==> inputs of 09-03 <==
Design motor_ctrl, start of the top module:
module motor_ctrl
  #(parameter
    CLK_FREQ = 100_000,
    localparam
    BAND_WIDTH         = 32,
    ONE_ROTATION_PULSE = 630,  
    SAMPLING_RATE      = 100,  
    PWM_PERIOD         = 40,   
    PWM_PERIOD_CYCLE   = (CLK_FREQ / 100_000) * PWM_PERIOD)
   (output logic                  pwm,
    output logic                  dir,
    output logic [BAND_WIDTH-1:0] pulse_width,
    output logic [BAND_WIDTH-1:0] rot_cnt,
    input  logic [31:0]           target_rot_v,
    input  logic [31:0]           p_gain,
    input  logic                  sa,
    input  logic                  sb,
    input  logic                  clk,
    input  logic                  rstn);
   logic [BAND_WIDTH-1:0] pwm_pulse_width;
   pwm_generator #(.BAND_WIDTH(BAND_WIDTH),
                   .PWM_PERIOD_CYCLE(PWM_PERIOD_CYCLE))
   pwm_gen_inst(.width(pwm_pulse_width),
                .pwm(pwm),
                .clk(clk),
                .rstn(rstn));
   rot_encoder #(.BAND_WIDTH(BAND_WIDTH))
   rot_encoder_inst(.sa(sa),
                    .sb(sb),
                    .count(rot_cnt),
                    .clk(clk),
                    .rstn(rstn));
   p_controller #(.BAND_WIDTH(BAND_WIDTH),
                  .CLK_FREQ(CLK_FREQ),
                  .ONE_ROTATION_PULSE(ONE_ROTATION_PULSE),
                  .SAMPLING_RATE(SAMPLING_RATE))
   p_ctrl_inst(.target_rot_v(target_rot_v),
               .p_gain(p_gain),
               .rot_cnt(rot_cnt),
               .pulse_width(pulse_width),
               .clk(clk),
               .rstn(rstn));
   always_comb begin
      dir             = pulse_width[31:31] ? 1'b1 : 1'b0;
      pwm_pulse_width = pulse_width[31:31] ? ~pulse_width : pulse_width;
   end
endmodule
clock: 7.84 ns
lec_check: 0
cap_margin: 20
cell_pad_in_sites_global_placement: 2
core_margin: 2
core_utilization: 70
gpl_timing_driven: 1
hold_slack_margin: 0.18
place_density_lb_addon: 0.01
slew_margin: 40
tns_end_percent: 5
run.sh (not shown) runs the stock make flow with config.mk's settings and CLKGATE_MAP_FILE=.
==> 06-22 (differences from 09-03) <==
Settings changed: CELL_PAD_IN_SITES_GLOBAL_PLACEMENT 2 to unset, CORE_UTILIZATION 70 to 45, GPL_TIMING_DRIVEN 1 to unset, HOLD_SLACK_MARGIN 0.18 to unset, PLACE_DENSITY set to 0.6, PLACE_DENSITY_LB_ADDON 0.01 to unset, SETUP_SLACK_MARGIN set to 1.71, SLEW_MARGIN 40 to 20, TNS_END_PERCENT 5 to unset.
==> flow/constraint.sdc (replaced) <==
create_clock -name core_clock -period 8.84 [get_ports {clk}]
set_input_delay 1.7680 -clock core_clock [delete_from_list [all_inputs] [get_ports {clk}]]
set_output_delay 1.7680 -clock core_clock [all_outputs]
set_load 0.01 [all_outputs]
==> 05-02 (differences from 09-03) <==
Settings changed: CAP_MARGIN 20 to 30, CELL_PAD_IN_SITES_DETAIL_PLACEMENT set to 0, CELL_PAD_IN_SITES_GLOBAL_PLACEMENT 2 to unset, CORE_ASPECT_RATIO set to 0.92, CORE_UTILIZATION 70 to 72, CTS_CLUSTER_DIAMETER set to 54, CTS_CLUSTER_SIZE set to 61, GPL_TIMING_DRIVEN 1 to unset, HOLD_SLACK_MARGIN 0.18 to unset, MIN_ROUTING_LAYER set to met1, PLACE_DENSITY_LB_ADDON 0.01 to 0.03, SETUP_SLACK_MARGIN set to 1.59, SLEW_MARGIN 40 to 10, TNS_END_PERCENT 5 to 40.
==> flow/constraint.sdc (replaced) <==
create_clock -name core_clock -period 7.9 [get_ports {clk}]
set_input_delay 1.5800 -clock core_clock [delete_from_list [all_inputs] [get_ports {clk}]]
set_output_delay 1.5800 -clock core_clock [all_outputs]
set_load 0.01 [all_outputs]
==> 08-25 (differences from 09-03) <==
Settings changed: CELL_PAD_IN_SITES_GLOBAL_PLACEMENT 2 to unset, CORE_UTILIZATION 70 to 67, GPL_TIMING_DRIVEN 1 to unset, HOLD_SLACK_MARGIN 0.18 to unset, PLACE_DENSITY_LB_ADDON 0.01 to unset, SLEW_MARGIN 40 to 20, TNS_END_PERCENT 5 to unset.
==> flow/constraint.sdc (replaced) <==
create_clock -name core_clock -period 4.81 [get_ports {clk}]
set_input_delay 0.9620 -clock core_clock [delete_from_list [all_inputs] [get_ports {clk}]]
set_output_delay 0.9620 -clock core_clock [all_outputs]
set_load 0.01 [all_outputs]
==> impl_metrics.yaml <==
# synthesis and place-and-route metrics
run_status:
  outcome: "finished clean"
floorplan:
  die_w_um: 291
  dieArea_um2: 77900
  floorplan.core_util_pct: 72.9
finish:
  areaGrowthSynthToFinish_pct: 10.9
worst_setup_path:
  endpoint_kind: "flop"
  crit_family: "adder cells"
min_path:
  hp-class: "flop to flop"
synthesis:
  top_area_cell: "fa_1"
# the run above: 05-02

==> impl_metrics.yaml <==
# physical design summary
run_status:
  outcome: "stopped before the end"
  haltStage: "global placement without I/O (3_1_place_gp_skip_io)"
  error: "[ERROR FLW-0024] Place density exceeds 1.0 (current PLACE_DENSITY_LB_ADDON =  0.01). Please check if the value of  PLACE_DENSITY_LB_ADDON is between 0 and 0.99."
floorplan:
  die_w_um: 283
  dieArea_um2: 80000
# the run above: 09-03

==> impl_metrics.yaml <==
# synthesis and place-and-route metrics
cts:
  cts_sinks: 313
floorplan:
  floorplan.core_util_pct: 45.4
  die_w_um: 352
worst_setup_path:
  crit_family: "adder cells"
  endpoint_kind: "flop"
min_path:
  hp-class: "flop to flop"
finish:
  areaGrowthSynthToFinish_pct: 12.3
synthesis:
  top_area_cell: "fa_1"
run_status:
  outcome: "finished clean"
# the run above: 06-22

==> impl_metrics.yaml <==
# synthesis and place-and-route metrics
run_status:
  outcome: "complete, but fails checks"
  so.violations: "negative setup slack"
timing:
  setup_viol: 66
  fin_ws_ns: -2.65
# the run above: 08-25


========
==> 10-07 <==
motor_ctrl again, from the RTL that the note above started with.
export LEC_CHECK = 0
export ABC_AREA = 1
export CAP_MARGIN = 20
export CORE_MARGIN = 2
export CORE_UTILIZATION = 72
export CTS_CLUSTER_DIAMETER = 392
export CTS_CLUSTER_SIZE = 99
export HOLD_SLACK_MARGIN = 0.29
export PLACE_DENSITY_LB_ADDON = 0.12
export SETUP_SLACK_MARGIN = 1.36
export SLEW_MARGIN = 20
create_clock -name core_clock -period 4.81 [get_ports {clk}]
==> 11-19: changes against 10-07 <==
ABC_AREA = unset   (was 1)
CTS_CLUSTER_DIAMETER = 94   (was 392)
CTS_CLUSTER_SIZE = unset   (was 99)
HOLD_SLACK_MARGIN = unset   (was 0.29)
PLACE_DENSITY_LB_ADDON = 0.0   (was 0.12)
SETUP_SLACK_MARGIN = 1.88   (was 1.36)
==> flow/constraint.sdc (replaced) <==
create_clock -name core_clock -period 6.6 [get_ports {clk}]
set_input_delay 1.3200 -clock core_clock [delete_from_list [all_inputs] [get_ports {clk}]]
set_output_delay 1.3200 -clock core_clock [all_outputs]
set_load 0.01 [all_outputs]
==> 05-03: changes against 10-07 <==
ABC_AREA = unset   (was 1)
CORE_UTILIZATION = 45   (was 72)
CTS_CLUSTER_DIAMETER = unset   (was 392)
CTS_CLUSTER_SIZE = unset   (was 99)
HOLD_SLACK_MARGIN = unset   (was 0.29)
PLACE_DENSITY = 0.6   (was unset)
PLACE_DENSITY_LB_ADDON = unset   (was 0.12)
SETUP_SLACK_MARGIN = unset   (was 1.36)
==> flow/constraint.sdc (replaced) <==
create_clock -name core_clock -period 8.84 [get_ports {clk}]
set_input_delay 1.7680 -clock core_clock [delete_from_list [all_inputs] [get_ports {clk}]]
set_output_delay 1.7680 -clock core_clock [all_outputs]
set_load 0.01 [all_outputs]
==> results.json <==
{
  "setup_ws_ns": -0.772,
  "post_cts_buffers": 27,
  "grt_util_met2_pct": 67.7,
  "die_w_um": 279,
  "cts_made_buffers": 44,
  "check.faults": "negative setup slack",
  "dp_hpwl_um": 120000,
  "grtUsageMet3_pct": 7.28,
  "yosys.area_share.simple_pct": 15.5,
  "setup_viol": 30,
  "status": "failed layout checks"
}
# the run above: 11-19

==> results.json <==
{
  "grtUsageMet3_pct": 3.30,
  "dp_hpwl_um": 119000,
  "cts.sinks": 313,
  "status": "complete, no violations",
  "grt_util_met2_pct": 42.2,
  "cts_made_buffers": 42,
  "yosys.area_share.simple_pct": 15.5,
  "setup_ws_ns": 0.376,
  "setup_viol": 0
}
# the run above: 05-03

==> results.json <==
{
  "grt_util_met2_pct": 85.0,
  "cts.sinks": 313,
  "die_w_um": 289,
  "dp_hpwl_um": 158000,
  "yosys.area_share.simple_pct": 16.9,
  "cts_made_buffers": 7,
  "async_flop_share_pct": 0,
  "overflow": 6,
  "die_y_um": 289,
  "post_cts_buffers": 101,
  "mappedNetlistArea_um2": 58400,
  "error_line": "[ERROR GRT-0116] Global routing finished with congestion. Check the congestion regions in the DRC Viewer.",
  "status": "aborted with a tool error",
  "lastStage": "global routing",
  "grtUsageMet3_pct": 38.4,
  "finalWeightedCongestion": 1.01
}
# the run above: 10-07


========
==> inputs of trial 94 <==
==> flow/design.v <==
module rot_encoder
  #(parameter
    BAND_WIDTH = 32)
   (input logic                   sa,
    input logic                   sb,
    output logic [BAND_WIDTH-1:0] count,
    input logic                   clk,
    input logic                   rstn);
   logic [BAND_WIDTH-1:0]         count_r;
   logic [3:0]                    patern;
   logic [1:0]                    sa_q, sb_q;
   always_comb begin
      count  = count_r;
      patern = {sa_q[1], sb_q[1], sa_q[0], sb_q[0]};
   end
   always_ff @(posedge clk) begin
      if(!rstn) begin
         count_r <= 0;
         sa_q    <= 0;
         sb_q    <= 0;
      end
      else begin
         sa_q[1] <= sa_q[0];
         sb_q[1] <= sb_q[0];
         sa_q[0] <= sa;
         sb_q[0] <= sb;
         case(patern)
           4'b0010: count_r <= count_r + 1;
           4'b1011: count_r <= count_r + 1;
           4'b1101: count_r <= count_r + 1;
           4'b0100: count_r <= count_r + 1;
           4'b0001: count_r <= count_r - 1;
           4'b0111: count_r <= count_r - 1;
           4'b1110: count_r <= count_r - 1;
           4'b1000: count_r <= count_r - 1;
           default: count_r <= count_r;
         endcase
      end
   end
endmodule
module pwm_generator
  #(parameter
    BAND_WIDTH       = 32,
    PWM_PERIOD_CYCLE = 1000)
   (input logic [BAND_WIDTH-1:0] width,
    output logic                 pwm,
    input logic                  clk,
    input logic                  rstn);
   logic [BAND_WIDTH-1:0]        count_r;
   always_comb begin
      pwm = (count_r < width) ? 1 : 0;
   end
   always_ff @(posedge clk) begin
      if(!rstn) begin
         count_r <= 0;
      end
      else if(count_r < PWM_PERIOD_CYCLE) begin
         count_r <= count_r + 1;
      end
      else begin
         count_r <= 0;
      end
   end
endmodule
module p_controller
  #(parameter
    BAND_WIDTH         = 32,
    CLK_FREQ           = 100_000_000,
    ONE_ROTATION_PULSE = 630,  
    SAMPLING_RATE      = 100,  
    localparam
    PI_FIXED           = 804,  
    RESOLUTION         = 2 * PI_FIXED * SAMPLING_RATE / ONE_ROTATION_PULSE,
    UPDATE_INTERVAL    = CLK_FREQ / SAMPLING_RATE)
   (input  logic [31:0]           target_rot_v,
    input  logic [31:0]           p_gain,
    input  logic [31:0]           rot_cnt,
    output logic [BAND_WIDTH-1:0] pulse_width,
    input  logic                  clk,
    input  logic                  rstn);
   typedef enum logic [1:0] {STT_GET_ERROR,
                             STT_CALC_TERM,
                             STT_CALC_PULSE,
                             STT_WAIT} p_statetype;
   p_statetype  p_state;
   logic [31:0] cnt_r;
   logic        update_flag;
   logic [31:0] rot_cnt_r;
   logic signed [BAND_WIDTH*2-1:0] pulse_width_r, pulse_width_w;
   logic signed [BAND_WIDTH*2-1:0] rotate_samp_cnt_r;
   logic signed [BAND_WIDTH*2-1:0] error_w;
   logic signed [BAND_WIDTH*2-1:0] error_r, p_error_r;
   logic signed [BAND_WIDTH*2-1:0] p_term_r;
   logic signed [BAND_WIDTH*2-1:0] p_term_w;
   logic [31:0] p_gain_r;
   always_comb begin
      update_flag   = (cnt_r == UPDATE_INTERVAL) ? 1 : 0;
      error_w       = $signed(target_rot_v) - (rotate_samp_cnt_r * $signed(RESOLUTION));
      p_term_w      = ($signed(p_gain_r) * error_r);
      pulse_width_w = pulse_width_r + p_term_r;
      pulse_width   = pulse_width_r;
   end
   always_ff @(posedge clk) begin
      if(!rstn) begin
         p_state           <= STT_WAIT;
         cnt_r             <= 0;
         pulse_width_r     <= 0;
         rotate_samp_cnt_r <= 0;
         rot_cnt_r         <= 0;
         error_r           <= 0;
         p_error_r         <= 0;
         p_term_r          <= 0;
      end
      else begin
         p_gain_r <= p_gain;
         if(update_flag) begin
            cnt_r <= 0;
         end
         else begin
            cnt_r <= cnt_r + 1;
         end
         case(p_state)
           STT_GET_ERROR: begin
              p_error_r <= error_r;
              error_r   <= error_w;
              p_state <= STT_CALC_TERM;
           end
           STT_CALC_TERM: begin
              p_term_r <= p_term_w >>> 16;
              p_state  <= STT_CALC_PULSE;
           end
           STT_CALC_PULSE: begin
              pulse_width_r <= (target_rot_v != 0) ? pulse_width_w : 0;
              p_state       <= STT_WAIT;
           end
           STT_WAIT: begin
              if(update_flag) begin
                 rotate_samp_cnt_r <= $signed(rot_cnt) - $signed(rot_cnt_r);
                 rot_cnt_r         <= rot_cnt;
                 p_state           <= STT_GET_ERROR;
              end
           end
         endcase
      end
   end
endmodule
module motor_ctrl
  #(parameter
    CLK_FREQ = 100_000,
    localparam
    BAND_WIDTH         = 32,
    ONE_ROTATION_PULSE = 630,  
    SAMPLING_RATE      = 100,  
    PWM_PERIOD         = 40,   
    PWM_PERIOD_CYCLE   = (CLK_FREQ / 100_000) * PWM_PERIOD)
   (output logic                  pwm,
    output logic                  dir,
    output logic [BAND_WIDTH-1:0] pulse_width,
    output logic [BAND_WIDTH-1:0] rot_cnt,
    input  logic [31:0]           target_rot_v,
    input  logic [31:0]           p_gain,
    input  logic                  sa,
    input  logic                  sb,
    input  logic                  clk,
    input  logic                  rstn);
   logic [BAND_WIDTH-1:0] pwm_pulse_width;
   pwm_generator #(.BAND_WIDTH(BAND_WIDTH),
                   .PWM_PERIOD_CYCLE(PWM_PERIOD_CYCLE))
   pwm_gen_inst(.width(pwm_pulse_width),
                .pwm(pwm),
                .clk(clk),
                .rstn(rstn));
   rot_encoder #(.BAND_WIDTH(BAND_WIDTH))
   rot_encoder_inst(.sa(sa),
                    .sb(sb),
                    .count(rot_cnt),
                    .clk(clk),
                    .rstn(rstn));
   p_controller #(.BAND_WIDTH(BAND_WIDTH),
                  .CLK_FREQ(CLK_FREQ),
                  .ONE_ROTATION_PULSE(ONE_ROTATION_PULSE),
                  .SAMPLING_RATE(SAMPLING_RATE))
   p_ctrl_inst(.target_rot_v(target_rot_v),
               .p_gain(p_gain),
               .rot_cnt(rot_cnt),
               .pulse_width(pulse_width),
               .clk(clk),
               .rstn(rstn));
   always_comb begin
      dir             = pulse_width[31:31] ? 1'b1 : 1'b0;
      pwm_pulse_width = pulse_width[31:31] ? ~pulse_width : pulse_width;
   end
endmodule
==> flow/run.sh <==
#!/bin/bash
# the make line also repeats each setting of config.mk as NAME=value (left out here)
make -C /OpenROAD-flow-scripts/flow DESIGN_CONFIG=/design/flow/config.mk WORK_HOME=/design/flow/orfs CLKGATE_MAP_FILE= finish
==> flow/config.mk <==
export PLATFORM = sky130hd
export DESIGN_NAME = motor_ctrl
export DESIGN_NICKNAME = motor_ctrl
export VERILOG_FILES = /design/flow/design.v
export SDC_FILE = /design/flow/constraint.sdc
export NUM_CORES = 4
export LEC_CHECK = 0
export CAP_MARGIN = 20
export CELL_PAD_IN_SITES_DETAIL_PLACEMENT = 0
export CORE_ASPECT_RATIO = 0.55
export CORE_MARGIN = 2
export CORE_UTILIZATION = 72
export MIN_ROUTING_LAYER = met1
export PLACE_DENSITY_LB_ADDON = 0.14
export SETUP_SLACK_MARGIN = 2.34
export SLEW_MARGIN = 20
==> flow/constraint.sdc <==
create_clock -name core_clock -period 7.9 [get_ports {clk}]
set_input_delay 1.5800 -clock core_clock [delete_from_list [all_inputs] [get_ports {clk}]]
set_output_delay 1.5800 -clock core_clock [all_outputs]
set_load 0.01 [all_outputs]
==> inputs of trial 17, as changes to trial 94 <==
CAP_MARGIN = 10   (was 20)
CELL_PAD_IN_SITES_GLOBAL_PLACEMENT = 3   (was default)
CORE_UTILIZATION = 69   (was 72)
CTS_CLUSTER_DIAMETER = 81   (was default)
CTS_CLUSTER_SIZE = 98   (was default)
GPL_ROUTABILITY_DRIVEN = 0   (was default)
GPL_TIMING_DRIVEN = 1   (was default)
SETUP_SLACK_MARGIN = 2.18   (was 2.34)
TNS_END_PERCENT = 35   (was default)
==> flow/constraint.sdc (replaced) <==
create_clock -name core_clock -period 12.6 [get_ports {clk}]
set_input_delay 2.5200 -clock core_clock [delete_from_list [all_inputs] [get_ports {clk}]]
set_output_delay 2.5200 -clock core_clock [all_outputs]
set_load 0.01 [all_outputs]
==> comparison table <==
item                                                                                   trial 17                 trial 94
Top-area cell type share of the netlist area                                              40.3%                    40.3%
Die Footprint                                                                       81300 sq um              78000 sq um
Library cell occupying the most area in the post-synthesis netlist                         fa_1                     fa_1
Netlist area before placement                                                       54500 sq um              54500 sq um
Post-synth tally of flip-flops with integrated enable                                        32                       32
Number of distinct standard cells referenced by the synthesized netlist                      85                       85
Die Height                                                                               212 um                   208 um
Floorplan Core Area                                                                 78200 sq um              74500 sq um
Cell count listed in synth_stat.txt                                                        5969                     5969
Core utilization before placement                                                         69.7%                    73.1%
Run status                                                               stopped before the end  complete, no violations
Failing step                                                               3_1_place_gp_skip_io                        -
Synthesized registers                                                                       313                      313
Width of the die                                                                         383 um                   375 um
Row Count                                                                                    76                       74
